## v22
Design apb_wrapper, start of the top module:
module apb_wrapper#(parameter addr_width = 5, data_width = 16)(
    input bit pclk,                   
    input bit preset_n,               
    input logic transfer,  
    input logic [addr_width - 1 : 0] apb_paddr,  
    input logic [data_width - 1 : 0] apb_pwdata,  
    input logic apb_control ,         
    output logic [data_width - 1 : 0] apb_spwdata,   
    output logic [data_width - 1 : 0] apb_prdata  
    );
    logic [addr_width-1:0] paddr;
    logic pselx;
    bit penable;
    logic pwrite;
    logic [data_width-1:0] pwdata;
    logic [data_width/8-1:0] pstrb; 
    logic                    pready;
    logic [data_width -1:0]  prdata;
    apb_master #(.addr_width(addr_width), .data_width(data_width)) DUT (
        .pclk(pclk),
        .preset_n(preset_n),
        .pready(pready),
        .transfer(transfer),
        .prdata(prdata),
        .apb_paddr(apb_paddr),
        .apb_pwdata(apb_pwdata),
        .apb_control(apb_control),
        .paddr(paddr),
        .pselx(pselx),
        .penable(penable),
  ...
Size in the first run: roughly 2200 cells after synthesis, roughly 57 I/O pins, roughly 24000 um^2 of cells after synthesis.
clock: 2.15 ns
lec_check: 0
abc_area: 1
cap_margin: 20
core_margin: 2
core_utilization: 70
setup_slack_margin: 0.01
slew_margin: 20
run.sh (not shown) runs the stock make flow with config.mk's settings and CLKGATE_MAP_FILE=.
v22 finished all stages; layout check result: FAIL, due to setup timing.
--- input diff v22..v36 ---
- PLACE_DENSITY_LB_ADDON newly set to 0.06
- SETUP_SLACK_MARGIN removed (was 0.01)
- CORE_UTILIZATION changed from 70 to 72
- ABC_AREA removed (was 1)
--- outcome ---
- v36 had finished all stages when the layout checks came back failing, citing setup timing.
- Of v22 and v36, v22 shows the higher number of buffers inserted during clock tree synthesis, with v36 below it.
- Final total power for v36 is higher than for v22.
- Cmp v22 and v36 / number of ordinary inverters in the final layout / lower: v36
- | hold slack | v36 vs v22 | 8.7 ps higher |
- The lower share of the clock period used by the worst path after layout came out of v22.
- Going from v22 to v36, die extent in y has decreased, final design utilization up 4.1 points, final critical path time including I/O delays and setup moved up.
- Compared with v22, v36 degrades clock skew.
- Top metal layer carrying routed signals: met4 -> v22, met5 -> v36
- Looking at layout overhead on the synthesized area, v36 sits 2.7 points above v22.
Relative to v36, the following input files were edited for v24:
- CORE_UTILIZATION now 40, was 72
- PLACE_DENSITY_LB_ADDON no longer set, was 0.06
- the clock period (ns, I/O delays scaled along) now 3.86, was 2.15
### Flow results
v36 ended up with sky130_fd_sc_hd__nand4_1 as its critical-path cell with the highest stage delay; v24 ended up with sky130_fd_sc_hd__nor2_2. Going from v36 to v24, CTS buffer count saw an increase, met3 track demand over resource saw a decrease, per-cell via count in the routed design saw a decrease. v24 finished every stage and its layout cleared the timing, DRC and antenna checks.
Setup changes, v24 to v46
- ABC_AREA: unset -> 1
- MIN_ROUTING_LAYER: unset -> met2
- TNS_END_PERCENT: unset -> 95
- the clock period (ns, I/O delays scaled along): 3.86 -> 5.0
Findings:
v46: flow completed, timing, DRC and antenna clean
Going from v24 to v46, total standard cell area after synthesis went up, worst-skew pair later-pin latency went up.
On detailed route wirelength on metal2: between v46 and v24, it ends up higher for v46.
v46 ended up with apb_paddr[4] as its start point of the critical path; v24 ended up with apb_paddr[1].
From v24 to v46 the numbers moved as follows: final instance count without filler cells increased by 948 relative to the old numbers, total power now sits lower, global-route usage went up, routed length on met1 saw a decrease.
Fraction of area in clock buffers and inverters in v46 is 0.61 points below v24.
What v51 does differently from v46 at the input level:
- MIN_ROUTING_LAYER no longer set, was met2
- SETUP_SLACK_MARGIN now -0.35, previously not set
- ABC_AREA no longer set, was 1
- TNS_END_PERCENT no longer set, was 95
- the clock period (ns, I/O delays scaled along) now 3.86, was 5.0
Diff v46 -> v51 | met2 wirelength from detailed routing | decrease of 18%. | wire length the detailed router placed on met1 | higher: v51 |. Looking only at fraction of met2 tracks used by global routing, and setting everything else aside, the higher value of v46 and v51 goes to v46. The post-layout total power of v51 was inferior to that of v46. AND-OR/OR-AND gates as the largest family of logic cells by area was reported by v51, and simple AND/OR/NAND/NOR gates by v46.
> inputs changed (v51 -> v44)
- SETUP_SLACK_MARGIN: -0.35 -> unset
- the clock period (ns, I/O delays scaled along): 3.86 -> 4.09
==> results <==
Taking v51 as 1.0, v44 lands at 0.934 on combinational power. v44 — first-iteration DRC count about 8% higher, v51 as reference. Changes observed in v44 relative to v51: worst hold slack went up; final routed wirelength across all metal layers went up; sequential group power went down; floorplan utilization did not really move. Against v51, v44 comes in 0.39 points lower on area added between synthesis and finish. Average via count per standard cell ends up lower on v51. Taking v51 as the reference, in v44 buffers inserted during post-CTS setup optimization barely changed, sequential share of layout area climbed 0.22 points, via count climbed about 0.9%.
Power is estimated from default activity; no workload was simulated.
